==> design.v <==
`timescale 1ns/10ps
module IOTDF( clk, rst, in_en, iot_in, fn_sel, busy, valid, iot_out);
input        clk;
input        rst;
input        in_en;
input  [7:0] iot_in;
input  [2:0] fn_sel;
output     busy;
output reg valid;
output reg [127:0] iot_out;
parameter GRAY2BIN = 3'b001; 
parameter FIR      = 3'b010; 
reg [9:0] counter;
reg [9:0] counter_delay1;
reg [9:0] counter_delay2;
reg [127:0] iot_data;
reg [127:0] prep_to_out;
reg [127:0] prep_to_output;
reg [127:0] wait_to;
always @(posedge clk or posedge rst) begin
    if(rst) begin
        counter <= 0;
    end else if(in_en) begin
        if (counter == 960) counter <= 0;
        else counter <= counter + 1;
    end else begin
        counter <= counter;
    end 
end
always @(posedge clk or posedge rst) begin
    if(rst) begin
        counter_delay1 <= 0;
        counter_delay2 <= 0;
    end else if(in_en) begin
        counter_delay1 <= counter;
        counter_delay2 <= counter_delay1;
    end else begin
        counter_delay1 <= counter_delay1;
        counter_delay2 <= counter_delay2;
    end
end
always @(posedge clk or posedge rst) begin
    if(rst) begin
        iot_data <= 0;
    end else if(in_en) begin
        iot_data[7:0] <= iot_in;
        iot_data[127:8] <= iot_data[119:0];
    end else begin
        iot_data <= iot_data;
    end
end
always @(posedge clk) begin
    if(!rst && in_en) begin
        wait_to <= iot_data;
    end else begin
        wait_to <= wait_to;
    end
end
integer idx;
always @(*) begin
    if(rst) begin
        prep_to_out = 0;
        prep_to_output = 0;
    end else if(in_en) begin
        if(fn_sel == GRAY2BIN) begin
            if (counter_delay1[3:0] == 15) begin
                prep_to_output = 0;
                prep_to_out[127] = iot_data[127];
                for (idx = 126; idx >= 0; idx = idx - 1) begin
                    prep_to_out[idx] = prep_to_out[idx + 1] ^ iot_data[idx];
                end
            end else begin
                prep_to_out = 0;
                prep_to_output = 0;
            end
        end else if(fn_sel == FIR) begin
            if (counter_delay1[3:0] == 15) begin
                prep_to_out = iot_data;
                prep_to_output = 0;
            end else if (counter_delay2[3:0] == 15) begin
                prep_to_out = wait_to;
                prep_to_output[127:120] = (((prep_to_out[127:120] * 8'd5) >> 3)+ 1) >> 1;
                prep_to_output[119:112] = ((((prep_to_out[119:112] * 8'd5)+(prep_to_out[127:120] * 8'd9)) >> 3)+ 1) >> 1;
                prep_to_output[111:104] = ((((prep_to_out[111:104] * 8'd5)+(prep_to_out[119:112] * 8'd9)+(prep_to_out[127:120] * 8'd2)) >>3)+ 1) >> 1;
                prep_to_output[103:96] = ((((prep_to_out[103:96] * 8'd5)+(prep_to_out[111:104] * 8'd9)+(prep_to_out[119:112] * 8'd2)) >>3)+ 1) >> 1;
                prep_to_output[95:88] = ((((prep_to_out[95:88] * 8'd5)+(prep_to_out[103:96] * 8'd9)+(prep_to_out[111:104] * 8'd2)) >>3)+ 1) >> 1;
                prep_to_output[87:80] = ((((prep_to_out[87:80] * 8'd5)+(prep_to_out[95:88] * 8'd9)+(prep_to_out[103:96] * 8'd2)) >>3)+ 1) >> 1;
                prep_to_output[79:72] = ((((prep_to_out[79:72] * 8'd5)+(prep_to_out[87:80] * 8'd9)+(prep_to_out[95:88] * 8'd2)) >>3)+ 1) >> 1;
                prep_to_output[71:64] = ((((prep_to_out[71:64] * 8'd5)+(prep_to_out[79:72] * 8'd9)+(prep_to_out[87:80] * 8'd2)) >>3)+ 1) >> 1;
                prep_to_output[63:56] = ((((prep_to_out[63:56] * 8'd5)+(prep_to_out[71:64] * 8'd9)+(prep_to_out[79:72] * 8'd2)) >>3)+ 1) >> 1;
                prep_to_output[55:48] = ((((prep_to_out[55:48] * 8'd5)+(prep_to_out[63:56] * 8'd9)+(prep_to_out[71:64] * 8'd2)) >>3)+ 1) >> 1;
                prep_to_output[47:40] = ((((prep_to_out[47:40] * 8'd5)+(prep_to_out[55:48] * 8'd9)+(prep_to_out[63:56] * 8'd2)) >>3)+ 1) >> 1;
                prep_to_output[39:32] = ((((prep_to_out[39:32] * 8'd5)+(prep_to_out[47:40] * 8'd9)+(prep_to_out[55:48] * 8'd2)) >>3)+ 1) >> 1;
                prep_to_output[31:24] = ((((prep_to_out[31:24] * 8'd5)+(prep_to_out[39:32] * 8'd9)+(prep_to_out[47:40] * 8'd2)) >>3)+ 1) >> 1;
                prep_to_output[23:16] = ((((prep_to_out[23:16] * 8'd5)+(prep_to_out[31:24] * 8'd9)+(prep_to_out[39:32] * 8'd2)) >>3)+ 1) >> 1;
                prep_to_output[15:8] = ((((prep_to_out[15:8] * 8'd5)+(prep_to_out[23:16] * 8'd9)+(prep_to_out[31:24] * 8'd2)) >>3)+ 1) >> 1;
                prep_to_output[7:0] = ((((prep_to_out[7:0] * 8'd5)+(prep_to_out[15:8] * 8'd9)+(prep_to_out[23:16] * 8'd2)) >>3)+ 1) >> 1;
            end else begin
                prep_to_out = 0;
                prep_to_output = 0;
            end
        end else begin
            prep_to_out = 0;
            prep_to_output = 0;
        end
    end else begin
        prep_to_out = 0;
        prep_to_output = 0;
    end
end
assign busy = 0;
always @(posedge clk or posedge rst) begin
    if(rst) begin
        valid <= 0;
    end else if(in_en) begin
        case(fn_sel)
            GRAY2BIN: begin
                if (counter_delay1[3:0] == 15) begin
                    valid <= 1;
                end else begin
                    valid <= 0;
                end
            end
            FIR: begin
                if (counter_delay2[3:0] == 15) begin
                    valid <= 1;
                end else begin
                    valid <= 0;
                end
            end
            default: begin
                valid <= 0;
            end
        endcase
    end
end
always @(posedge clk or posedge rst) begin
    if(rst) begin
        iot_out <= 0;
    end else if(in_en) begin
        case(fn_sel)
            GRAY2BIN: begin
                if (counter_delay1[3:0] == 15) begin
                    iot_out <= prep_to_out;
                end
            end
            FIR: begin
                if (counter_delay2[3:0] == 15) begin
                    iot_out <= prep_to_output;
                end 
            end
            default: begin
                iot_out <= 1'b0;
            end
        endcase
    end
end
endmodule
==> run.sh <==
#!/bin/bash
# the make line also repeats each setting of config.mk as NAME=value (left out here)
make -C /OpenROAD-flow-scripts/flow DESIGN_CONFIG=/design/flow/config.mk WORK_HOME=/design/flow/orfs CLKGATE_MAP_FILE= finish
==> config.mk <==
export PLATFORM = sky130hd
export DESIGN_NAME = IOTDF
export DESIGN_NICKNAME = IOTDF
export VERILOG_FILES = /design/flow/design.v
export SDC_FILE = /design/flow/constraint.sdc
export NUM_CORES = 4
export LEC_CHECK = 0
export CAP_MARGIN = 20
export CORE_MARGIN = 2
export CORE_UTILIZATION = 66
export SLEW_MARGIN = 20
==> constraint.sdc <==
create_clock -name core_clock -period 4.18 [get_ports {clk}]
set_input_delay 0.8360 -clock core_clock [delete_from_list [all_inputs] [get_ports {clk}]]
set_output_delay 0.8360 -clock core_clock [all_outputs]
set_load 0.01 [all_outputs]
==> results of run 1 <==
==> final cells by class <==
cell class,instances,area (um^2)
multi-input cells,2162,25980
flip-flops and latches,403,10730
repair buffers,741,6396
fillers,2052,5146
inverters,548,2071
clock buffers,66,1371
well taps,688,860.8
clock inverters,20,214.0
==> layer usage <==
metal	global-route usage (%)	part of all wire (%)
met4	17.56	7.8
met2	63.93	48
met3	7.083	8.6
met5	0	0
met1	48.23	36
==> per-stage QoR <==
| step | util (%) | hold WS (ps) | std cells |
|---|---|---|---|
| after detailed placement | 77.88 | 474.5 | 4421 |
| after CTS | 85.29 | 492.3 | 4584 |
| after global placement | 77.88 | 461.6 | 4421 |
| after global routing | 90.25 | 502.6 | 4628 |
| after floorplan | - | 444.5 | 3183 |
| final | 90.25 | 486.4 | 4628 |
==> repair_timing <==
| action | 4_1_cts | 5_1_grt |
|---|---|---|
| setup endpoints to repair | 80 | 104 |
| pin swaps | 290 | 340 |
| setup buffers | 85 | 72 |
| resized | 329 | 384 |
==> results.tsv, run 1 <==
metric	value	unit
first-pass GRT wire length	162.3	mm
WS Path Type	reg -> reg	
yosys adder share	32.45	%
CTS tree	yes	
Main synth FF type	dfrtp_1	
H-tree levels	2	
FFs w/ async S/R, synth	68.24	%
Slew HR	34.53	%
Simple Share, Synth	5.172	%
worst-case reg-to-reg path depth	16	
Final nets	4657	
number of synthesized flops with an enable pin	128	
SO Viols	negative setup slack	
crit path setup slack, layout	-701.5	ps
Hold Crit Class	reg -> reg	
CTS buffer count	46	
final hold violation count	0	
register share after synthesis	30.38	%
fin crit period	4882	ps
RSZ-0062 raised after global routing	yes	
Detailed Place HPWL	75.44	mm
Compound-Gate Fraction of Synth Area	7.933	%
Flops after synth	403	
vias per cell	6.209	
Max Root-Sink Buffers	3	
CP startpoint	wait_to[117]	
Slowest-stage cell, CP	fa_1	
# Cells Yosys	3183	
Worst Tran Pin Value	982.1	ps
DP Worst Slack	-442.6	ps
largest net degree at the start of global routing	174	
reg-to-reg slack, setup	-700	ps
Clock Latency Late Sink	610	ps
CP Launch Type	flop	
yosys xor share	13.10	%
die area	55350	um^2
Top logic family	adder cells	
maximum clock rate	204.9	MHz
hold path depth	1	
number of I/O port buffers	142	
Core Density at Floorplan	66.90	%
OpenROAD warnings	36	
CTS Hold Bufs	0	
routed via count	28740	
initial antenna violation count	0	
Placement Cell Area	41090	um^2
post-route ant nets	0	
Synth Warn #	1	
Worst Path Max Fanout	4	
Required @ worst endpoint	4720	ps
# diodes	0	
fin. max-slew vios	0	
clk_skew	27.37	ps
core area	52760	um^2
fin crit share	116.8	%
Hold EP	iot_out[47]	
Routed WL	121.0	mm
Buf+Inv Stages, Crit Path	2	
Global Route Usage Sum	38.08	%
drt drc	0	
Worst-path clk slew	60	ps
cell area after synthesis	35300	um^2
syn_area_per_cell	11.09	um^2
r2r startpoint	wait_to[117]	
I/O Pins	144	
die y size	235.3	um
CP top delay family	adder cells	
Net Count, Synth	3938	
Final setup viols	64	
top post-synthesis cells by area	dfrtp_1, fa_1, ha_1	
Setup TNS	-15220	ps
maxcap violations	0	
CP peak stage delay	570	ps
count leader, synth	inv_1	
CP Cell Sequence	ha_1 > ha_1 > inv_1 > fa_1 > inv_1 > fa_1 > ha_1 > xnor2_1 > nor2_1 > nand4_1 > nor2_2 > a21boi_1 > o21a_1 > or4_4 > a21oi_4 > o22a_1	
drt wl/cell	26.16	um
Cell Type Count	57	
Syn-to-layout area delta	34.89	%
Reg2Reg Capture Point	iot_out[119]	
die width	235.3	um
CTS sink cnt	403	
status	complete, but fails checks	
remaining global-route overflow	0	
Yosys chip area	35300	um^2
Post-synth top cells	inv_1, ha_1, fa_1	
MUX area fraction	4.367	%
drt pass-1 iters	6	
DRT iter0 DRCs	2672	
arrival time at the worst endpoint	5420	ps
Area leader share	19.50	%
Hold Path Origin	iot_out[47]	
root buffer cell	clkbuf_16	
number of global-route vias before repair	29380	
Row Count	84	
Yosys top cell by area	dfrtp_1	
post-synthesis cell count	3183	
crit path capture	iot_out[119]	
crit end category	flop	
final instance area	47610	um^2
routability cong.	0.9699	
critical path's most frequent cell	ha_1	
stages on the worst setup path	16	
==> run 2: changes to the inputs <==
Settings changed: CAP_MARGIN 20 to 0, CORE_UTILIZATION 66 to 72, CTS_CLUSTER_DIAMETER from default to 397, CTS_CLUSTER_SIZE from default to 10, MAX_ROUTING_LAYER from default to met4, PLACE_DENSITY from default to 0.89, SETUP_SLACK_MARGIN from default to 1.78, TNS_END_PERCENT from default to 10.
Clock period 4.18 ns to 5.95 ns, I/O delays scaled along.
==> results.tsv, run 2 <==
metric	value	unit
cell area after synthesis	35300	um^2
WS Path Type	reg -> reg	
I/O Pins	144	
H-tree levels	2	
Routed WL	110.0	mm
Worst-path clk slew	70	ps
Cell Type Count	57	
fin crit share	79.34	%
Placement Cell Area	37430	um^2
number of synthesized flops with an enable pin	128	
Row Count	81	
Max Root-Sink Buffers	3	
CP peak stage delay	620	ps
crit path capture	iot_out[103]	
number of I/O port buffers	142	
Top logic family	adder cells	
Required @ worst endpoint	6470	ps
OpenROAD warnings	36	
stages on the worst setup path	15	
dpl cells	3893	
Yosys top cell by area	dfrtp_1	
critical path's most frequent cell	fa_1	
die width	225.4	um
post-synthesis cell count	3183	
CTS tree	yes	
worst hold slack	477.2	ps
syn_area_per_cell	11.09	um^2
Hold Crit Class	reg -> reg	
Buf+Inv Stages, Crit Path	2	
Post-synth top cells	inv_1, ha_1, fa_1	
CP Cell Sequence	ha_1 > fa_1 > fa_1 > inv_1 > fa_1 > inv_1 > ha_1 > a21oi_2 > o21bai_1 > a21oi_1 > xnor2_1 > nor3b_2 > xnor3_1 > o221ai_2 > o21a_1	
post-route insts no fill	4183	
yosys xor share	13.10	%
arrival time at the worst endpoint	5240	ps
Core Density at Floorplan	72.56	%
status	timing/DRC/antenna clean	
drt pass-1 iters	5	
Synth Warn #	1	
count leader, synth	inv_1	
final hold violation count	0	
clk_skew	30.26	ps
remaining global-route overflow	0	
fin crit period	4721	ps
Hold Path Origin	iot_data[125]	
maximum clock rate	211.8	MHz
Worst Tran Pin Value	1103	ps
routed via count	27450	
CTS Hold Bufs	0	
CTS buffer count	46	
die area	50810	um^2
hold path depth	0	
post-route ant nets	0	
Net Count, Synth	3938	
vias per cell	6.563	
reg-to-reg slack, setup	1230	ps
Global Route Usage Sum	42.50	%
Final setup viols	0	
largest net degree at the start of global routing	180	
CP top delay family	adder cells	
Reg2Reg Capture Point	iot_out[103]	
Slowest-stage cell, CP	edfxtp_1	
die y size	225.4	um
number of global-route vias before repair	28710	
first-pass GRT wire length	159.0	mm
Flops after synth	403	
Main synth FF type	dfrtp_1	
Compound-Gate Fraction of Synth Area	7.933	%
maxcap violations	0	
Clock Latency Late Sink	600	ps
# diodes	0	
CP Launch Type	flop	
# Cells Yosys	3183	
worst-case reg-to-reg path depth	15	
DRT iter0 DRCs	2636	
yosys adder share	32.45	%
Hold EP	wait_to[125]	
core area	48650	um^2
Slew HR	26.44	%
Yosys chip area	35300	um^2
final instance area	41830	um^2
Syn-to-layout area delta	18.51	%
root buffer cell	clkbuf_16	
routability cong.	0.9989	
Detailed Place HPWL	67.99	mm
top post-synthesis cells by area	dfrtp_1, fa_1, ha_1	
CTS sink cnt	403	
crit end category	flop	
Final nets	4280	
Worst Path Max Fanout	5	
r2r startpoint	wait_to[110]	
fin. max-slew vios	0	
MUX area fraction	4.367	%
RSZ-0062 raised after global routing	yes	
FFs w/ async S/R, synth	68.24	%
drt wl/cell	26.30	um
register share after synthesis	30.38	%
Simple Share, Synth	5.172	%
Area leader share	19.50	%
initial antenna violation count	0	
CP startpoint	wait_to[110]	
drt drc	0	
run 2: final cells by class:
cell class,instances,area [um^2]
clock buffers,81,1304
clock inverters,3,37.54
fillers,2209,6814
inverters,548,2063
multi-input cells,2162,23710
flip-flops and latches,403,10730
well taps,622,778.2
repair buffers,364,3216
run 2: timing repair:
| action | 4_1_cts | 5_1_grt |
|---|---|---|
| setup endpoints to repair | 99 | 112 |
| pin swaps | 176 | 124 |
| gates resized | 202 | 80 |
| buffers inserted | 172 | 34 |
run 2: routing by layer:
layer | track usage, % | part of all wire [%]
met5 | - | 0
met4 | 24.03 | 8.1
met3 | 7.718 | 10
met2 | 67.98 | 47
met1 | 51.21 | 35
run 2: through the flow:
stage	worst slack [ps]	TNS, ps	utilization, %
2_1_floorplan	-539.6	-19090	-
3_3_place_gp	1047	0	76.93
3_5_place_dp	892.3	0	76.93
4_1_cts	1579	0	84.56
5_1_grt	1098	0	85.99
6_report	1229	0	85.99
==> run 3: changes to the inputs <==
Settings changed: CAP_MARGIN 0 to 20, CORE_UTILIZATION 72 to 53, CTS_CLUSTER_DIAMETER 397 to default, CTS_CLUSTER_SIZE 10 to 100, MAX_ROUTING_LAYER met4 to default, PLACE_DENSITY 0.89 to default, SETUP_SLACK_MARGIN 1.78 to 1.52, TNS_END_PERCENT 10 to 5.
Clock period 5.95 ns to 5.21 ns, I/O delays scaled along.
==> results.tsv, run 3 <==
metric	value	unit
Compound-Gate Fraction of Synth Area	7.933	%
Clock Latency Late Sink	600	ps
DRT iter0 DRCs	1281	
CTS tree	yes	
remaining global-route overflow	0	
MUX area fraction	4.367	%
yosys adder share	32.45	%
Hold Path Origin	iot_out[71]	
first-pass GRT wire length	147.1	mm
arrival time at the worst endpoint	4940	ps
Synth Warn #	1	
top post-synthesis cells by area	dfrtp_1, fa_1, ha_1	
Simple Share, Synth	5.172	%
Cell Type Count	57	
clk_skew	26.31	ps
r2r startpoint	wait_to[35]	
status	timing/DRC/antenna clean	
Net Count, Synth	3938	
Global Route Usage Sum	28.37	%
# Cells Yosys	3183	
CTS buffer count	48	
register share after synthesis	30.38	%
Hold EP	iot_out[71]	
maximum clock rate	223.0	MHz
Reg2Reg Capture Point	iot_out[38]	
Final nets	4294	
fin crit period	4484	ps
routed via count	24290	
yosys xor share	13.10	%
crit path setup slack, layout	726.0	ps
CP peak stage delay	510	ps
H-tree levels	2	
drt pass-1 iters	5	
DP Worst Slack	209.5	ps
Detailed Place HPWL	70.61	mm
Required @ worst endpoint	5670	ps
Core Density at Floorplan	53.59	%
CTS sink cnt	403	
# diodes	0	
Buf+Inv Stages, Crit Path	5	
routability cong.	0.8722	
Syn-to-layout area delta	19.90	%
WS Path Type	reg -> reg	
CP Cell Sequence	buf_6 > buf_6 > ha_1 > ha_1 > fa_1 > fa_1 > ha_1 > inv_1 > nor2_1 > nor2_1 > o21bai_1 > a21oi_2 > o21bai_1 > a21oi_1 > xnor2_1 > buf_4 > buf_4 > xor2_1 > a221oi_2 > nor2_1	
reg-to-reg slack, setup	730	ps
Slew HR	20.57	%
worst-case reg-to-reg path depth	20	
Yosys top cell by area	dfrtp_1	
Top logic family	adder cells	
core area	65860	um^2
Yosys chip area	35300	um^2
number of synthesized flops with an enable pin	128	
hold path depth	2	
Main synth FF type	dfrtp_1	
CP top delay family	adder cells	
crit path capture	iot_out[38]	
RSZ-0062 raised after global routing	yes	
Flops after synth	403	
fin. max-slew vios	0	
syn_area_per_cell	11.09	um^2
final hold violation count	0	
FFs w/ async S/R, synth	68.24	%
drt drc	0	
Worst Tran Pin Value	1191	ps
CP startpoint	wait_to[35]	
maxcap violations	0	
number of global-route vias before repair	25860	
OpenROAD warnings	32	
stages on the worst setup path	20	
CTS Hold Bufs	0	
Hold Crit Class	reg -> reg	
CP Launch Type	flop	
initial antenna violation count	1	
final instance area	42320	um^2
Worst Path Max Fanout	3	
drt wl/cell	21.26	um
cell area after synthesis	35300	um^2
crit end category	flop	
post-route ant nets	0	
die y size	262.1	um
Placement Cell Area	37940	um^2
vias per cell	5.470	
Slowest-stage cell, CP	fa_1	
Final setup viols	0	
Post-synth top cells	inv_1, ha_1, fa_1	
Max Root-Sink Buffers	3	
fin crit share	86.06	%
Area leader share	19.50	%
final core utilization	64.26	%
root buffer cell	clkbuf_16	
largest net degree at the start of global routing	158	
Row Count	94	
I/O Pins	144	
number of I/O port buffers	142	
die area	68680	um^2
Setup TNS	0	ps
Worst-path clk slew	60	ps
die width	262.1	um
count leader, synth	inv_1	
post-synthesis cell count	3183	
Routed WL	94.43	mm
[run 3: cell type report]
cell class,instances,area (um^2)
repair buffers,376,3299
fillers,5231,23540
flip-flops and latches,403,10730
multi-input cells,2162,23530
well taps,864,1081
clock buffers,67,1398
inverters,548,2061
clock inverters,21,226.5
[run 3: metal layers]
| metal | vias up | share of wire, % | global-route usage, % |
|---|---|---|---|
| met5 | - | 0.0095 | 0 |
| met4 | 2 | 3.9 | 10.17 |
| met3 | 202 | 5.5 | 5.430 |
| met2 | 598 | 47 | 46.91 |
| met1 | 12200 | 43 | 37.35 |
| li1 | 11290 | - | - |
[run 3: stage by stage]
step	cells	hold WS, ps
finish	4441	481.0
global route	4441	499.3
CTS	4413	482.1
detailed placement	4159	459.2
global placement	4159	456.6
floorplan	3183	444.5
[run 3: timing repair]
action,4_1_cts,5_1_grt
gates resized,188,60
setup buffers,166,28
endpoints found under the setup margin,119,119
endpoints found under the hold margin,0,0
pin swaps,151,76
==> run 4: changes to the inputs <==
Settings changed: CORE_UTILIZATION 53 to 72, CTS_CLUSTER_DIAMETER from default to 29, CTS_CLUSTER_SIZE 100 to 36, MAX_ROUTING_LAYER from default to met4, PLACE_DENSITY from default to 0.36, SETUP_SLACK_MARGIN 1.52 to default, TNS_END_PERCENT 5 to default.
Clock period 5.21 ns to 4.41 ns, I/O delays scaled along.
==> results.tsv, run 4 <==
metric	value	unit
root buffer cell	clkbuf_16	
vias per cell	7.204	
Slew HR	17.48	%
CP startpoint	wait_to[116]	
syn_area_per_cell	11.09	um^2
r2r startpoint	wait_to[116]	
CP Cell Sequence	buf_6 > buf_4 > ha_4 > ha_4 > inv_2 > fa_1 > inv_2 > fa_1 > ha_4 > xnor2_1 > nor2_1 > nand4_1 > nor2_1 > a21boi_0 > o21a_1 > or4_4 > a21oi_2 > o22a_1	
Row Count	81	
crit path setup slack, layout	-1088	ps
Main synth FF type	dfrtp_1	
# Cells Yosys	3183	
crit end category	flop	
Hold Crit Class	reg -> reg	
routability cong.	0.9957	
Reg2Reg Capture Point	iot_out[119]	
final hold violation count	0	
reg-to-reg slack, setup	-1090	ps
CP Launch Type	flop	
drt pass-1 iters	13	
Clock Latency Late Sink	680	ps
CTS buffer count	94	
Area leader share	19.50	%
hold path depth	2	
number of global-route vias before repair	30520	
Top logic family	adder cells	
Setup TNS	-24640	ps
Yosys chip area	35300	um^2
cell area after synthesis	35300	um^2
Hold EP	iot_out[75]	
FFs w/ async S/R, synth	68.24	%
number of I/O port buffers	142	
die y size	225.4	um
register share after synthesis	30.38	%
number of synthesized flops with an enable pin	128	
Buf+Inv Stages, Crit Path	4	
Flop area	10730	um^2
yosys xor share	13.10	%
core area	48650	um^2
initial antenna violation count	7	
Worst-path clk slew	60	ps
drt drc	0	
Final setup viols	88	
CTS sink cnt	403	
RSZ-0062 raised after global routing	yes	
status	complete, but fails checks	
die width	225.4	um
routed via count	31980	
# fillers	1248	
Compound-Gate Fraction of Synth Area	7.933	%
die area	50810	um^2
top post-synthesis cells by area	dfrtp_1, fa_1, ha_1	
H-tree levels	3	
Max Root-Sink Buffers	3	
Cell Type Count	57	
CP peak stage delay	740	ps
post-route insts no fill	4440	
Syn-to-layout area delta	30.05	%
CTS tree	yes	
Slowest-stage cell, CP	fa_1	
CTS Hold Bufs	0	
DP Worst Slack	-237.0	ps
Worst Tran Pin Value	1228	ps
CP top delay family	adder cells	
MUX area fraction	4.367	%
post-route ant nets	0	
OpenROAD warnings	35	
Worst Path Max Fanout	3	
post-synthesis cell count	3183	
fin crit period	5498	ps
clk_skew	33.49	ps
SO Viols	negative setup slack	
Net Count, Synth	3938	
WS Path Type	reg -> reg	
crit path capture	iot_out[119]	
yosys adder share	32.45	%
first-pass GRT wire length	169.7	mm
DRT iter0 DRCs	4391	
Core Density at Floorplan	72.56	%
I/O Pins	144	
Post-synth top cells	inv_1, ha_1, fa_1	
Required @ worst endpoint	4960	ps
Yosys top cell by area	dfrtp_1	
multi-input logic area	24530	um^2
drt wl/cell	32.77	um
Global Route Usage Sum	45.93	%
arrival time at the worst endpoint	6050	ps
Final nets	4486	
Detailed Place HPWL	73.78	mm
Flops after synth	403	
Hold Path Origin	iot_out[75]	
largest net degree at the start of global routing	78	
Simple Share, Synth	5.172	%
maximum clock rate	181.9	MHz
stages on the worst setup path	18	
dpl cells	4146	
fin crit share	124.7	%
Routed WL	145.5	mm
maxcap violations	0	
remaining global-route overflow	0	
fin. max-slew vios	0	
critical path's most frequent cell	ha_4	
Synth Warn #	1	
count leader, synth	inv_1	
worst-case reg-to-reg path depth	18	
-- run 4: area by class of cell --
cell class,count,share of cell area [%]
clock inverters,63,1.534
well taps,622,1.695
multi-input cells,2162,53.44
flip-flops and latches,403,23.36
inverters,548,4.500
diodes,6,0.03271
clock buffers,114,5.628
repair buffers,522,9.809
-- run 4: what timing repair did --
action,CTS,global route
gates resized,110,339
pin swaps,74,289
setup buffers,33,84
gates cloned,0,0
endpoints found under the setup margin,35,70
-- run 4: metal layers --
metal	up-vias	part of all wire, %	track usage (%)
met5	-	0	-
met4	0	12	30.85
met3	1737	15	10.81
met2	3425	43	73.14
met1	15070	30	51.88
li1	11750	-	-
-- run 4: per-stage QoR --
step	utilization, %	area [um^2]	hold slack (ps)
floorplan	-	35320	444.5
global placement	81.00	39400	458.3
detailed placement	81.00	39400	469.1
CTS	89.35	43470	477.8
global route	94.37	45910	502.6
finish	94.37	45910	474.9
==> run 5: changes to the inputs <==
Settings changed: CORE_UTILIZATION 72 to 71, CTS_CLUSTER_DIAMETER 29 to 355, CTS_CLUSTER_SIZE 36 to 35, HOLD_SLACK_MARGIN from default to -0.08, PLACE_DENSITY 0.36 to 0.66.
Clock period 4.41 ns to 4.13 ns, I/O delays scaled along.
==> results.tsv, run 5 <==
metric	value	unit
Area leader share	19.50	%
yosys xor share	13.10	%
die y size	227.0	um
Fail Step	global routing (5_1_grt)	
post-synthesis cell count	3183	
core area	49050	um^2
DP Worst Slack	-676.8	ps
number of I/O port buffers	142	
register share after synthesis	30.38	%
number of synthesized flops with an enable pin	128	
Flops after synth	403	
status	aborted with a tool error	
Global Route Usage Sum	110.7	%
Detailed Place HPWL	80.98	mm
cell area after synthesis	35300	um^2
Core Density at Floorplan	71.96	%
Synth Warn #	1	
CTS sink cnt	403	
remaining global-route overflow	5804	
routability cong.	0.9977	
count leader, synth	inv_1	
MUX area fraction	4.367	%
Net Count, Synth	3938	
Post-synth top cells	inv_1, ha_1, fa_1	
FFs w/ async S/R, synth	68.24	%
die area	51520	um^2
Compound-Gate Fraction of Synth Area	7.933	%
Yosys chip area	35300	um^2
Yosys top cell by area	dfrtp_1	
top post-synthesis cells by area	dfrtp_1, fa_1, ha_1	
# Cells Yosys	3183	
die width	227.0	um
syn_area_per_cell	11.09	um^2
H-tree levels	1	
root buffer cell	clkbuf_16	
Top logic family	adder cells	
Row Count	81	
I/O Pins	144	
CTS buffer count	15	
Simple Share, Synth	5.172	%
yosys adder share	32.45	%
Max Root-Sink Buffers	3	
Main synth FF type	dfrtp_1	
Error	[ERROR GRT-0232] Routing congestion too high. Check the congestion heatmap in the GUI.	
Cell Type Count	57	
-- run 5: per-stage QoR --
step / std cells / utilization (%) / setup TNS [ps] / instance area, um^2
2_1_floorplan: 3183 / - / -180610 / 35370
3_3_place_gp: 4407 / 83.86 / -10030 / 41140
3_5_place_dp: 4407 / 83.86 / -20560 / 41140
4_1_cts: 4522 / 90.60 / -9037 / 44440
-- run 5: what timing repair did --
item                                    in CTS
endpoints found under the setup margin      93
pin swaps                                  323
gates resized                              415
setup buffers                              102
hold buffers                                 0
gates cloned                                 0
-- run 5: layer usage --
metal / GRT usage [%] / GRT overflow
met1: 94.62 / 159
met2: 142.5 / 4375
met3: 86.96 / 206
met4: 119.6 / 1064
met5: - / -
==> run 6: changes to the inputs <==
Settings changed: CAP_MARGIN 20 to 30, CORE_UTILIZATION 71 to 60, CTS_CLUSTER_DIAMETER 355 to default, CTS_CLUSTER_SIZE 35 to default, HOLD_SLACK_MARGIN -0.08 to default, MAX_ROUTING_LAYER met4 to default, PLACE_DENSITY 0.66 to default.
Clock period 4.13 ns to 4.5 ns, I/O delays scaled along.
==> results.tsv, run 6 <==
metric	value	unit
Final setup viols	7	
maximum clock rate	216.5	MHz
DRT iter0 DRCs	1390	
fin crit share	102.7	%
core area	57920	um^2
Compound-Gate Fraction of Synth Area	7.933	%
I/O Pins	144	
# Cells Yosys	3183	
Syn-to-layout area delta	21.98	%
Hold Crit Class	reg -> reg	
top post-synthesis cells by area	dfrtp_1, fa_1, ha_1	
cell area after synthesis	35300	um^2
routability cong.	0.9599	
worst hold slack	486.9	ps
Post-synth top cells	inv_1, ha_1, fa_1	
crit path setup slack, layout	-119.3	ps
Worst Path Max Fanout	3	
Buf+Inv Stages, Crit Path	3	
post-route ant nets	0	
OpenROAD warnings	36	
drt drc	0	
count leader, synth	inv_1	
CP Cell Sequence	ha_1 > fa_1 > fa_1 > inv_1 > fa_1 > inv_1 > ha_1 > inv_1 > nor2_1 > nor2_2 > o21bai_1 > a21oi_2 > o21bai_1 > a21oi_1 > xnor2_1 > nor3b_2 > xnor3_1 > o221ai_2 > o21a_1	
final hold violation count	0	
fin. max-slew vios	0	
post-synthesis cell count	3183	
crit path capture	iot_out[103]	
WS Path Type	reg -> reg	
die y size	246.6	um
CP peak stage delay	550	ps
Net Count, Synth	3938	
Max Root-Sink Buffers	3	
Slowest-stage cell, CP	fa_1	
die area	60790	um^2
Hold Path Origin	iot_out[93]	
number of I/O port buffers	142	
Worst Tran Pin Value	898.6	ps
drt pass-1 iters	5	
root buffer cell	clkbuf_16	
yosys xor share	13.10	%
Global Route Usage Sum	32.20	%
# diodes	0	
die width	246.6	um
reg-to-reg slack, setup	-120	ps
largest net degree at the start of global routing	153	
Row Count	88	
Slew HR	40.10	%
Cell Type Count	57	
CP top delay family	adder cells	
RSZ-0062 raised after global routing	yes	
DP Worst Slack	-187.6	ps
arrival time at the worst endpoint	5150	ps
clk_skew	20.46	ps
Area leader share	19.50	%
routed via count	25100	
r2r startpoint	wait_to[108]	
fin crit period	4619	ps
CP Launch Type	flop	
Worst-path clk slew	60	ps
Detailed Place HPWL	73.06	mm
drt wl/cell	21.82	um
SO Viols	negative setup slack	
CTS tree	yes	
remaining global-route overflow	0	
CTS sink cnt	403	
Yosys top cell by area	dfrtp_1	
CP startpoint	wait_to[108]	
worst-case reg-to-reg path depth	19	
Required @ worst endpoint	5030	ps
Core Density at Floorplan	60.95	%
Main synth FF type	dfrtp_1	
syn_area_per_cell	11.09	um^2
Simple Share, Synth	5.172	%
CTS Hold Bufs	0	
Clock Latency Late Sink	590	ps
hold path depth	2	
Yosys chip area	35300	um^2
Routed WL	96.88	mm
Synth Warn #	1	
number of global-route vias before repair	26700	
number of synthesized flops with an enable pin	128	
yosys adder share	32.45	%
CTS buffer count	48	
vias per cell	5.654	
Hold EP	iot_out[93]	
Reg2Reg Capture Point	iot_out[103]	
maxcap violations	0	
Flops after synth	403	
Top logic family	adder cells	
FFs w/ async S/R, synth	68.24	%
status	complete, but fails checks	
Final nets	4392	
stages on the worst setup path	19	
register share after synthesis	30.38	%
H-tree levels	2	
crit end category	flop	
initial antenna violation count	0	
MUX area fraction	4.367	%
first-pass GRT wire length	149.1	mm
run 6: cell type report:
type	count	area [um^2]
Sequential cell	403	10730
Timing Repair Buffer	474	4086
Clock inverter	19	156.4
Multi-Input combinational cell	2162	23650
Tap cell	765	957.2
Fill cell	4077	14860
Inverter	548	2061
Clock buffer	69	1425
run 6: metrics by stage:
stage	util [%]	cells	setup TNS, ps	area (um^2)
5_1_grt	74.34	4440	-3452	43060
4_1_cts	71.31	4371	-29.03	41300
2_1_floorplan	-	3183	-85890	35320
6_report	74.34	4440	-261.9	43060
3_3_place_gp	68.04	4267	-254.9	39400
3_5_place_dp	68.04	4267	-1148	39400
run 6: metal layers:
layer	share of wire [%]	vias up	global-route usage [%]
met5	0	-	0
met4	3.8	0	11.46
met3	5.2	213	4.728
met2	49	688	54.07
met1	42	12720	42.66
li1	-	11490	-
run 6: timing repair:
item | CTS | global route
pin swaps | 21 | 188
resized | 40 | 235
setup endpoints to repair | 21 | 57
buffers inserted | 16 | 69
cloned | 0 | 0
==> run 7: changes to the inputs <==
Settings changed: CAP_MARGIN 30 to 20, CELL_PAD_IN_SITES_DETAIL_PLACEMENT from default to 2, CELL_PAD_IN_SITES_GLOBAL_PLACEMENT from default to 2, CORE_MARGIN 2 to 4, CORE_UTILIZATION 60 to 44, CTS_CLUSTER_DIAMETER from default to 346, MIN_ROUTING_LAYER from default to met2, PLACE_DENSITY from default to 0.67, SLEW_MARGIN 20 to 15.
Clock period 4.5 ns to 7.86 ns, I/O delays scaled along.
==> results.tsv, run 7 <==
metric	value	unit
status	timing/DRC/antenna clean	
CP top delay family	AND-OR/OR-AND gates	
yosys adder share	32.45	%
reg-to-reg slack, setup	2460	ps
hold path depth	2	
Setup TNS	0	ps
crit end category	flop	
top post-synthesis cells by area	dfrtp_1, fa_1, ha_1	
Synth Warn #	1	
crit path setup slack, layout	2459	ps
Compound-Gate Fraction of Synth Area	7.933	%
Hold Path Origin	iot_out[120]	
drt drc	0	
remaining global-route overflow	0	
H-tree levels	2	
Final nets	4080	
Worst Path Max Fanout	8	
Clock Latency Late Sink	630	ps
Worst Tran Pin Value	1128	ps
maximum clock rate	185.2	MHz
die area	84820	um^2
Simple Share, Synth	5.172	%
Hold Crit Class	reg -> reg	
final hold violation count	0	
Top logic family	adder cells	
Flops after synth	403	
Worst-path clk slew	70	ps
OpenROAD warnings	29	
# Cells Yosys	3183	
routability cong.	0.8596	
Yosys chip area	35300	um^2
Core Density at Floorplan	44.54	%
root buffer cell	clkbuf_16	
number of synthesized flops with an enable pin	128	
Slew HR	24.62	%
Row Count	103	
CTS Hold Bufs	0	
maxcap violations	0	
initial antenna violation count	3	
CP Launch Type	flop	
fin. max-slew vios	0	
core area	79260	um^2
met2 GRT Util	51.12	%
clk_skew	38.50	ps
DP Worst Slack	2625	ps
met1 Resource Use GR	0	%
vias per cell	7.536	
Syn-to-layout area delta	12.46	%
yosys xor share	13.10	%
post-route ant nets	0	
Global Route Usage Sum	40.94	%
GR Layer Usage met3	55.33	%
post-route insts no fill	4418	
cell area after synthesis	35300	um^2
CP startpoint	wait_to[114]	
Main synth FF type	dfrtp_1	
CTS tree	yes	
fin crit share	68.71	%
Routed WL	116.9	mm
WS Path Type	reg -> reg	
Required @ worst endpoint	8400	ps
first-pass GRT wire length	178.8	mm
CP peak stage delay	600	ps
worst-case reg-to-reg path depth	18	
die y size	291.2	um
stages on the worst setup path	18	
# fillers	7918	
RSZ-0062 raised after global routing	no	
multi-input logic area	22300	um^2
arrival time at the worst endpoint	5940	ps
FFs w/ async S/R, synth	68.24	%
Final setup viols	0	
largest net degree at the start of global routing	81	
dpl cells	4323	
CTS sink cnt	403	
Post-synth top cells	inv_1, ha_1, fa_1	
crit path capture	iot_out[119]	
GRT Max-Usage Layer	met3	
number of global-route vias before repair	41300	
Flop area	10730	um^2
MUX area fraction	4.367	%
Max Root-Sink Buffers	3	
post-synthesis cell count	3183	
Detailed Place HPWL	87.41	mm
number of I/O port buffers	142	
r2r startpoint	wait_to[114]	
Hold EP	iot_out[120]	
drt wl/cell	26.47	um
Cell Type Count	57	
register share after synthesis	30.38	%
Reg2Reg Capture Point	iot_out[119]	
Yosys top cell by area	dfrtp_1	
DRT iter0 DRCs	4171	
syn_area_per_cell	11.09	um^2
Net Count, Synth	3938	
CTS resizes	0	
die width	291.2	um
count leader, synth	inv_1	
Slowest-stage cell, CP	a21oi_1	
CTS buffer count	50	
I/O Pins	144	
worst hold slack	496.0	ps
Area leader share	19.50	%
Buf+Inv Stages, Crit Path	3	
fin crit period	5401	ps
drt pass-1 iters	6	
postcts setup bufs	0	
routed via count	33290	
CP Cell Sequence	ha_1 > ha_1 > inv_1 > fa_1 > fa_1 > inv_1 > ha_1 > inv_1 > o21bai_1 > a21oi_1 > o21bai_1 > a21o_1 > a21oi_1 > a21boi_0 > o21a_1 > or4_1 > a21oi_1 > o22a_1	
run 7: metrics by stage:
step	util (%)	instance area, um^2
6_report	50.09	39700
5_1_grt	50.08	39690
4_1_cts	50.08	39690
3_5_place_dp	47.92	37980
3_3_place_gp	47.92	37980
2_1_floorplan	-	35310
run 7: area by class of cell:
cell class              count  share of cell area [%]
clock buffers              69                   3.644
inverters                 548                   5.191
multi-input cells        2162                   56.17
well taps                1050                   3.309
flip-flops and latches    403                   27.02
repair buffers            160                   3.987
clock inverters            24                  0.6714
diodes                      2                 0.01261
run 7: routing by layer:
layer / vias up / part of all wire (%)
met5: - / 0.70
met4: 27 / 5.3
met3: 639 / 41
met2: 10090 / 53
met1: 11750 / 0
li1: 10790 / -
==> run 8: changes to the inputs <==
Settings changed: ABC_AREA from default to 1, CELL_PAD_IN_SITES_DETAIL_PLACEMENT 2 to default, CELL_PAD_IN_SITES_GLOBAL_PLACEMENT 2 to default, CORE_MARGIN 4 to 2, CORE_UTILIZATION 44 to 40, CTS_CLUSTER_DIAMETER 346 to 312, CTS_CLUSTER_SIZE from default to 17, GPL_ROUTABILITY_DRIVEN from default to 0, MIN_ROUTING_LAYER met2 to default, PLACE_DENSITY 0.67 to 0.6, SLEW_MARGIN 15 to 20, TNS_END_PERCENT from default to 90.
Clock period 7.86 ns to 10.0 ns, I/O delays scaled along.
==> results.tsv, run 8 <==
metric	value	unit
status	complete, but fails checks	
SO Viols	negative setup slack	
drt pass-1 iters	6	
crit path capture	iot_out[0]	
register share after synthesis	29.59	%
Hold Path Origin	counter_delay1[1]	
Worst Path Max Fanout	4	
Syn-to-layout area delta	29.38	%
Clock Latency Late Sink	640	ps
arrival time at the worst endpoint	18250	ps
Simple Share, Synth	16.74	%
drt wl/cell	19.25	um
CTS buffer count	27	
Detailed Place HPWL	76.14	mm
final instance area	46900	um^2
Top logic family	adder cells	
post-route insts no fill	5668	
Cell Type Count	56	
# Cells Yosys	4016	
vias per cell	5.277	
remaining global-route overflow	0	
Synth Warn #	1	
maximum clock rate	56.55	MHz
DRT iter0 DRCs	2037	
fin. max-slew vios	0	
maxcap violations	0	
final core utilization	52.18	%
drt drc	0	
Yosys top cell by area	dfrtp_1	
RSZ-0062 raised after global routing	yes	
hold path depth	2	
CP Launch Type	flop	
CP startpoint	iot_data[127]	
die area	93050	um^2
initial antenna violation count	1	
crit path setup slack, layout	-7683	ps
FFs w/ async S/R, synth	68.24	%
Area leader share	18.98	%
post-route ant nets	0	
die y size	305.0	um
number of synthesized flops with an enable pin	128	
CP top delay family	simple AND/OR/NAND/NOR gates	
Compound-Gate Fraction of Synth Area	9.471	%
number of global-route vias before repair	30010	
largest net degree at the start of global routing	181	
fin crit period	17680	ps
syn_area_per_cell	9.027	um^2
WL met1	49.36	mm
Slowest-stage cell, CP	dfrtp_1	
yosys xor share	3.648	%
Slew HR	25.66	%
Final setup viols	61	
critical path's most frequent cell	nand3_4	
worst hold slack	481.8	ps
CTS tree	yes	
top post-synthesis cells by area	dfrtp_1, fa_1, ha_1	
Routed WL	109.1	mm
MUX area fraction	0.1864	%
# diodes	0	
Core Density at Floorplan	40.34	%
OpenROAD warnings	34	
stages on the worst setup path	167	
Yosys chip area	36250	um^2
Main synth FF type	dfrtp_1	
r2r startpoint	iot_data[127]	
Buf+Inv Stages, Crit Path	1	
top sig layer	met5	
Flops after synth	403	
clk_skew	34.72	ps
Max Root-Sink Buffers	3	
Worst-path clk slew	80	ps
Placement Cell Area	41050	um^2
CTS sink cnt	403	
reg-to-reg slack, setup	-7680	ps
Setup TNS	-249820	ps
Hold EP	counter_delay2[1]	
fin crit share	176.8	%
Global Route Usage Sum	22.72	%
dpl cells	5544	
Post-synth top cells	inv_1, nand3_1, nand2_1	
Required @ worst endpoint	10560	ps
WL met3	5.542	mm
CTS Hold Bufs	0	
die width	305.0	um
first-pass GRT wire length	167.8	mm
WS Path Type	reg -> reg	
Reg2Reg Capture Point	iot_out[0]	
# fillers	7978	
cell area after synthesis	36250	um^2
Final nets	5227	
Worst Tran Pin Value	1112	ps
core area	89870	um^2
number of I/O port buffers	142	
routed via count	29910	
post-synthesis cell count	4016	
met2 WL	50.98	mm
DP Worst Slack	-7712	ps
count leader, synth	inv_1	
H-tree levels	1	
root buffer cell	clkbuf_16	
I/O Pins	144	
final hold violation count	0	
worst-case reg-to-reg path depth	167	
Net Count, Synth	4771	
crit end category	flop	
CP peak stage delay	430	ps
Hold Crit Class	reg -> reg	
yosys adder share	31.60	%
Row Count	110	
-- run 8: final cells by class --
type                            count  area, um^2  share of cell area [%]
Sequential cell                   403       10730                   22.87
Clock inverter                      2       16.27                 0.03468
Tap cell                         1176        1471                   3.137
Inverter                          754        2839                   6.053
Timing Repair Buffer              508        4214                   8.985
Multi-Input combinational cell   2778       26880                   57.32
Clock buffer                       47       750.7                   1.601
-- run 8: layer usage --
| layer | global-route usage [%] | up-vias |
|---|---|---|
| met5 | 0 | - |
| met4 | 5.699 | 2 |
| met3 | 2.628 | 187 |
| met2 | 36.80 | 771 |
| met1 | 32.37 | 14690 |
| li1 | - | 14260 |
-- run 8: timing repair --
action	in CTS	in global routing
pin swaps	103	165
setup buffers	33	42
setup endpoints to repair	60	66
resized	448	342
==> run 9: changes to the inputs <==
Settings changed: ABC_AREA 1 to default, CORE_UTILIZATION 40 to 71, CTS_CLUSTER_DIAMETER 312 to 28, CTS_CLUSTER_SIZE 17 to 36, GPL_ROUTABILITY_DRIVEN 0 to default, MAX_ROUTING_LAYER from default to met4, PLACE_DENSITY 0.6 to default, SETUP_SLACK_MARGIN from default to 1.31, TNS_END_PERCENT 90 to default.
Clock period 10.0 ns to 4.41 ns, I/O delays scaled along.
==> results.tsv, run 9 <==
metric	value	unit
Row Count	81	
number of synthesized flops with an enable pin	128	
FFs w/ async S/R, synth	68.24	%
Post-synth top cells	inv_1, ha_1, fa_1	
Net Count, Synth	3938	
MUX area fraction	4.367	%
count leader, synth	inv_1	
CTS buffer count	92	
Cell Type Count	57	
die width	227.0	um
core area	49050	um^2
number of I/O port buffers	142	
Yosys top cell by area	dfrtp_1	
routability cong.	0.9927	
die y size	227.0	um
post-synthesis cell count	3183	
Yosys chip area	35300	um^2
Synth Warn #	1	
CTS sink cnt	403	
# Cells Yosys	3183	
I/O Pins	144	
Area leader share	19.50	%
die area	51520	um^2
status	aborted with a tool error	
top post-synthesis cells by area	dfrtp_1, fa_1, ha_1	
Error	[ERROR DPL-0038] Utilization greater than 100%, impossible to legalize	
Core Density at Floorplan	71.96	%
Flops after synth	403	
Main synth FF type	dfrtp_1	
Detailed Place HPWL	72.54	mm
root buffer cell	clkbuf_16	
Compound-Gate Fraction of Synth Area	7.933	%
cell area after synthesis	35300	um^2
Simple Share, Synth	5.172	%
syn_area_per_cell	11.09	um^2
yosys adder share	32.45	%
yosys xor share	13.10	%
Max Root-Sink Buffers	3	
H-tree levels	3	
Top logic family	adder cells	
Fail Step	global routing (5_1_grt)	
Placement Cell Area	39590	um^2
register share after synthesis	30.38	%
## run 9: through the flow
step	util, %	instances	setup slack [ps]
after global placement	80.70	4116	7.588
after detailed placement	80.70	4116	-163.8
after floorplan	-	3183	-1770
after CTS	93.30	4428	-76.43
## run 9: repair_timing
| action | 4_1_cts |
|---|---|
| setup endpoints to repair | 124 |
| gates resized | 330 |
| hold buffers | 0 |
| buffers inserted | 139 |
| pin swaps | 313 |
==> run 10: changes to the inputs <==
Settings changed: CAP_MARGIN 20 to 30, CTS_CLUSTER_DIAMETER 28 to 29, CTS_CLUSTER_SIZE 36 to 39, HOLD_SLACK_MARGIN from default to -0.09, SETUP_SLACK_MARGIN 1.31 to default.
Clock period 4.41 ns to 4.5 ns, I/O delays scaled along.
==> results.tsv, run 10 <==
metric	value	unit
status	aborted with a tool error	
Fail Step	global routing (5_1_grt)	
CTS buffer count	91	
Simple Share, Synth	5.172	%
Area leader share	19.50	%
yosys xor share	13.10	%
H-tree levels	3	
die y size	227.0	um
Yosys top cell by area	dfrtp_1	
count leader, synth	inv_1	
CTS Hold Bufs	0	
cell area after synthesis	35300	um^2
register share after synthesis	30.38	%
Placement Cell Area	38920	um^2
post-synthesis cell count	3183	
die width	227.0	um
Compound-Gate Fraction of Synth Area	7.933	%
Post-synth top cells	inv_1, ha_1, fa_1	
I/O Pins	144	
Yosys chip area	35300	um^2
MUX area fraction	4.367	%
Main synth FF type	dfrtp_1	
core area	49050	um^2
Net Count, Synth	3938	
number of I/O port buffers	142	
Synth Warn #	1	
Core Density at Floorplan	71.96	%
number of synthesized flops with an enable pin	128	
Flops after synth	403	
# Cells Yosys	3183	
dpl cells	4121	
root buffer cell	clkbuf_16	
CTS sink cnt	403	
yosys adder share	32.45	%
Row Count	81	
FFs w/ async S/R, synth	68.24	%
die area	51520	um^2
syn_area_per_cell	11.09	um^2
routability cong.	1.003	
top post-synthesis cells by area	dfrtp_1, fa_1, ha_1	
Max Root-Sink Buffers	3	
Detailed Place HPWL	73.70	mm
Top logic family	adder cells	
Cell Type Count	57	
## run 10: through the flow
| stage | setup TNS, ps | util (%) | setup WS, ps |
|---|---|---|---|
| 2_1_floorplan | -85890 | - | -1698 |
| 3_3_place_gp | -279.8 | 79.35 | -107.3 |
| 3_5_place_dp | -1582 | 79.35 | -266.2 |
| 4_1_cts | -48.67 | 87.54 | -48.67 |
## run 10: what timing repair did
action,in CTS
resized,77
pin swaps,46
setup buffers,40
setup endpoints to repair,37
==> run 11: changes to the inputs <==
Settings changed: CAP_MARGIN 30 to 20, CELL_PAD_IN_SITES_GLOBAL_PLACEMENT from default to 3, CORE_ASPECT_RATIO from default to 0.67, CORE_UTILIZATION 71 to 40, CTS_CLUSTER_DIAMETER 29 to default, CTS_CLUSTER_SIZE 39 to 87, GPL_ROUTABILITY_DRIVEN from default to 0, GPL_TIMING_DRIVEN from default to 0, HOLD_SLACK_MARGIN -0.09 to default, MAX_ROUTING_LAYER met4 to default, PLACE_DENSITY from default to 0.6, SETUP_SLACK_MARGIN from default to 0.21.
Clock period 4.5 ns to 10.0 ns, I/O delays scaled along.
==> results.tsv, run 11 <==
metric	value	unit
Net Count, Synth	3938	
CTS resizes	0	
number of I/O port buffers	142	
count leader, synth	inv_1	
vias per cell	5.183	
Buf+Inv Stages, Crit Path	8	
fin. max-slew vios	0	
top post-synthesis cells by area	dfrtp_1, fa_1, ha_1	
Global Route Usage Sum	24.95	%
post-route ant nets	0	
CTS sink cnt	403	
post-route insts no fill	4605	
dpl cells	4517	
CTS tree	yes	
CP startpoint	in_en	
largest net degree at the start of global routing	99	
number of global-route vias before repair	24800	
Syn-to-layout area delta	13.45	%
syn_area_per_cell	11.09	um^2
yosys xor share	13.10	%
root buffer cell	clkbuf_16	
Hold Path Origin	iot_out[127]	
CP Launch Type	input pin	
Max Root-Sink Buffers	3	
maxcap violations	0	
WS Path Type	in -> reg	
initial antenna violation count	5	
stages on the worst setup path	9	
# Cells Yosys	3183	
first-pass GRT wire length	165.2	mm
die width	366.9	um
RSZ-0062 raised after global routing	no	
register share after synthesis	30.38	%
hold path depth	2	
Worst-path clk slew	60	ps
postcts setup bufs	0	
Required @ worst endpoint	10290	ps
drt wl/cell	24.04	um
die area	90690	um^2
Yosys top cell by area	dfrtp_1	
die y size	247.2	um
Routed WL	110.7	mm
Worst Tran Pin Value	1193	ps
reg-to-reg slack, setup	4670	ps
CP top delay family	buffers and inverters	
CTS buffer count	47	
clk_skew	24.97	ps
r2r startpoint	wait_to[124]	
arrival time at the worst endpoint	5710	ps
CTS Hold Bufs	0	
cell area after synthesis	35300	um^2
yosys adder share	32.45	%
Top logic family	adder cells	
Slew HR	20.50	%
drt drc	0	
crit end category	flop	
crit path setup slack, layout	4580	ps
Main synth FF type	dfrtp_1	
number of synthesized flops with an enable pin	128	
DRT iter0 DRCs	1513	
Area leader share	19.50	%
Flops after synth	403	
# fillers	8288	
Slowest-stage cell, CP	clkdlybuf4s50_1	
post-synthesis cell count	3183	
Detailed Place HPWL	89.01	mm
Post-synth top cells	inv_1, ha_1, fa_1	
status	timing/DRC/antenna clean	
Clock Latency Late Sink	600	ps
OpenROAD warnings	29	
H-tree levels	2	
drt pass-1 iters	7	
crit path capture	wait_to[80]	
core area	87750	um^2
CP peak stage delay	660	ps
fin crit period	5420	ps
Synth Warn #	1	
MUX area fraction	4.367	%
Hold Crit Class	reg -> reg	
final core utilization	45.64	%
Reg2Reg Capture Point	iot_out[119]	
I/O Pins	144	
Final setup viols	0	
critical path's most frequent cell	buf_16	
Cell Type Count	57	
Hold EP	iot_out[127]	
worst-case reg-to-reg path depth	18	
remaining global-route overflow	0	
routed via count	23870	
FFs w/ async S/R, synth	68.24	%
Simple Share, Synth	5.172	%
Row Count	89	
Compound-Gate Fraction of Synth Area	7.933	%
Yosys chip area	35300	um^2
Worst Path Max Fanout	18	
fin crit share	54.20	%
maximum clock rate	184.5	MHz
Final nets	4138	
CP Cell Sequence	clkdlybuf4s50_1 > clkbuf_1 > clkbuf_1 > clkbuf_1 > nor2b_4 > buf_16 > buf_16 > buf_16 > buf_16	
Core Density at Floorplan	40.23	%
DP Worst Slack	3932	ps
final hold violation count	0	
[run 11: area by class of cell]
| type | count | area [um^2] | share of cell area, % |
|---|---|---|---|
| timing repair buffer | 151 | 1654 | 4.130 |
| sequential | 403 | 10730 | 26.78 |
| buffer | 70 | 274.0 | 0.6842 |
| tap | 1183 | 1480 | 3.696 |
| multi-input combinational | 2162 | 22260 | 55.58 |
| clock inverter | 27 | 257.7 | 0.6436 |
| clock buffer | 60 | 1329 | 3.318 |
| inverter | 548 | 2064 | 5.155 |
| antenna | 1 | 2.502 | 0.006249 |
[run 11: per-layer routing]
layer	part of all wire, %	up-vias	global-route usage [%]	wire (um)
met5	0	-	0	0
met4	1.5	0	4.339	1683
met3	7.0	90	5.485	7744
met2	41	547	35.42	45350
met1	51	12240	38.75	55950
li1	-	10990	-	-
[run 11: stage by stage]
stage / area, um^2 / setup TNS (ps) / hold slack, ps
3_5_place_dp: 38460 / 0 / 470.3
2_1_floorplan: 35300 / 0 / 444.5
3_3_place_gp: 38200 / -1936580 / 460.5
4_1_cts: 40040 / 0 / 484.1
5_1_grt: 40040 / 0 / 496.5
6_report: 40050 / 0 / 476.0
==> run 12: changes to the inputs <==
Settings changed: CAP_MARGIN 20 to 15, CELL_PAD_IN_SITES_DETAIL_PLACEMENT from default to 1, CORE_ASPECT_RATIO 0.67 to 0.52, CORE_MARGIN 2 to 3, CORE_UTILIZATION 40 to 65, CTS_CLUSTER_DIAMETER from default to 110, CTS_CLUSTER_SIZE 87 to 91, HOLD_SLACK_MARGIN from default to -0.07, MIN_ROUTING_LAYER from default to met2, PLACE_DENSITY 0.6 to default, SLEW_MARGIN 20 to 15, TNS_END_PERCENT from default to 50.
==> results.tsv, run 12 <==
metric	value	unit
Yosys chip area	35300	um^2
Fail Step	global placement without I/O (3_1_place_gp_skip_io)	
count leader, synth	inv_1	
Yosys top cell by area	dfrtp_1	
number of synthesized flops with an enable pin	128	
Main synth FF type	dfrtp_1	
Row Count	60	
Top logic family	adder cells	
Post-synth top cells	inv_1, ha_1, fa_1	
yosys adder share	32.45	%
yosys xor share	13.10	%
Simple Share, Synth	5.172	%
Cell Type Count	57	
FFs w/ async S/R, synth	68.24	%
MUX area fraction	4.367	%
die area	57290	um^2
Area leader share	19.50	%
Net Count, Synth	3938	
cell area after synthesis	35300	um^2
Core Density at Floorplan	66.98	%
Flops after synth	403	
die y size	174.0	um
status	aborted with a tool error	
# Cells Yosys	3183	
die width	329.2	um
Error	[ERROR GPL-0301] Utilization 120.160 % exceeds 100%.	
Synth Warn #	1	
core area	52700	um^2
syn_area_per_cell	11.09	um^2
post-synthesis cell count	3183	
top post-synthesis cells by area	dfrtp_1, fa_1, ha_1	
register share after synthesis	30.38	%
Compound-Gate Fraction of Synth Area	7.933	%
==> run 13: changes to the inputs <==
Settings changed: ABC_AREA from default to 1, CAP_MARGIN 15 to 40, CELL_PAD_IN_SITES_DETAIL_PLACEMENT 1 to default, CELL_PAD_IN_SITES_GLOBAL_PLACEMENT 3 to default, CORE_ASPECT_RATIO 0.52 to default, CORE_MARGIN 3 to 2, CORE_UTILIZATION 65 to 72, CTS_CLUSTER_DIAMETER 110 to default, CTS_CLUSTER_SIZE 91 to default, GPL_ROUTABILITY_DRIVEN 0 to default, GPL_TIMING_DRIVEN 0 to default, HOLD_SLACK_MARGIN -0.07 to default, MIN_ROUTING_LAYER met2 to default, PLACE_DENSITY from default to 0.6, SETUP_SLACK_MARGIN 0.21 to default, SLEW_MARGIN 15 to 20, TNS_END_PERCENT 50 to default.
Clock period 10.0 ns to 5.02 ns, I/O delays scaled along.
==> results.tsv, run 13 <==
metric	value	unit
Final setup viols	105	
status	complete, but fails checks	
Slew HR	4.471	%
# Cells Yosys	4016	
clk_skew	20.84	ps
post-synthesis cell count	4016	
Worst Path Max Fanout	4	
count leader, synth	inv_1	
r2r startpoint	iot_data[126]	
H-tree levels	2	
vias per cell	7.313	
Max Root-Sink Buffers	3	
drt drc	0	
Detailed Place HPWL	75.10	mm
fin crit share	393.6	%
hold path depth	1	
drt wl/cell	29.32	um
MUX area fraction	0.1864	%
final core utilization	95.34	%
Required @ worst endpoint	5550	ps
Row Count	82	
fin crit period	19760	ps
Yosys top cell by area	dfrtp_1	
die y size	228.4	um
arrival time at the worst endpoint	20290	ps
routability cong.	0.9178	
multi-input logic area	26900	um^2
number of I/O port buffers	142	
Compound-Gate Fraction of Synth Area	9.471	%
worst hold slack	490.3	ps
crit end category	flop	
first-pass GRT wire length	170.5	mm
routed via count	38520	
CTS sink cnt	403	
Hold Crit Class	reg -> reg	
Syn-to-layout area delta	31.41	%
worst-case reg-to-reg path depth	161	
Area leader share	18.98	%
maximum clock rate	50.60	MHz
Net Count, Synth	4771	
core area	49970	um^2
Global Route Usage Sum	41.09	%
Placement Cell Area	41140	um^2
Yosys chip area	36250	um^2
# fillers	1239	
post-route ant nets	0	
critical path's most frequent cell	nand3_4	
reg-to-reg slack, setup	-14740	ps
CTS tree	yes	
Setup TNS	-768820	ps
remaining global-route overflow	0	
CP top delay family	simple AND/OR/NAND/NOR gates	
largest net degree at the start of global routing	146	
OpenROAD warnings	40	
final hold violation count	0	
SO Viols	negative setup slack	
post-route insts no fill	5267	
Buf+Inv Stages, Crit Path	1	
die width	228.4	um
number of global-route vias before repair	33020	
stages on the worst setup path	161	
CP Launch Type	flop	
crit path setup slack, layout	-14740	ps
maxcap violations	0	
Core Density at Floorplan	72.55	%
cell area after synthesis	36250	um^2
RSZ-0062 raised after global routing	yes	
I/O Pins	144	
yosys adder share	31.60	%
CP peak stage delay	450	ps
die area	52160	um^2
Flops after synth	403	
yosys xor share	3.648	%
fin. max-slew vios	0	
DRT iter0 DRCs	6673	
Top logic family	adder cells	
root buffer cell	clkbuf_16	
register share after synthesis	29.59	%
Synth Warn #	1	
syn_area_per_cell	9.027	um^2
Worst Tran Pin Value	1418	ps
final instance area	47640	um^2
Reg2Reg Capture Point	iot_out[1]	
CTS buffer count	46	
Routed WL	154.4	mm
drt pass-1 iters	13	
number of synthesized flops with an enable pin	128	
Hold EP	iot_out[103]	
WS Path Type	reg -> reg	
Post-synth top cells	inv_1, nand3_1, nand2_1	
Worst-path clk slew	60	ps
Clock Latency Late Sink	660	ps
crit path capture	iot_out[1]	
FFs w/ async S/R, synth	68.24	%
CTS Hold Bufs	0	
Final nets	5307	
dpl cells	5125	
CP startpoint	iot_data[126]	
Flop area	10730	um^2
Simple Share, Synth	16.74	%
Main synth FF type	dfrtp_1	
top post-synthesis cells by area	dfrtp_1, fa_1, ha_1	
Hold Path Origin	iot_out[103]	
initial antenna violation count	12	
DP Worst Slack	-12900	ps
Cell Type Count	56	
Slowest-stage cell, CP	dfrtp_1	
[run 13: timing repair]
action                                  in CTS  in global routing
endpoints found under the setup margin      99                104
endpoints found under the hold margin        0                  0
resized                                    200                591
gates cloned                                 0                  0
pin swaps                                    8                155
buffers inserted                             7                 43
[run 13: routing by layer]
metal	part of all wire (%)	global-route usage, %	up-vias
met2	42	68.00	4347
met5	0.26	0	-
li1	-	-	14450
met4	13	18.63	24
met1	30	53.67	17710
met3	15	6.662	1981
[run 13: area by class of cell]
type | instances | share of cell area [%]
multi-input cells | 2778 | 56.46
flip-flops and latches | 403 | 22.51
repair buffers | 569 | 9.994
inverters | 754 | 5.957
clock buffers | 67 | 2.863
well taps | 672 | 1.765
clock inverters | 19 | 0.4202
diodes | 5 | 0.02626
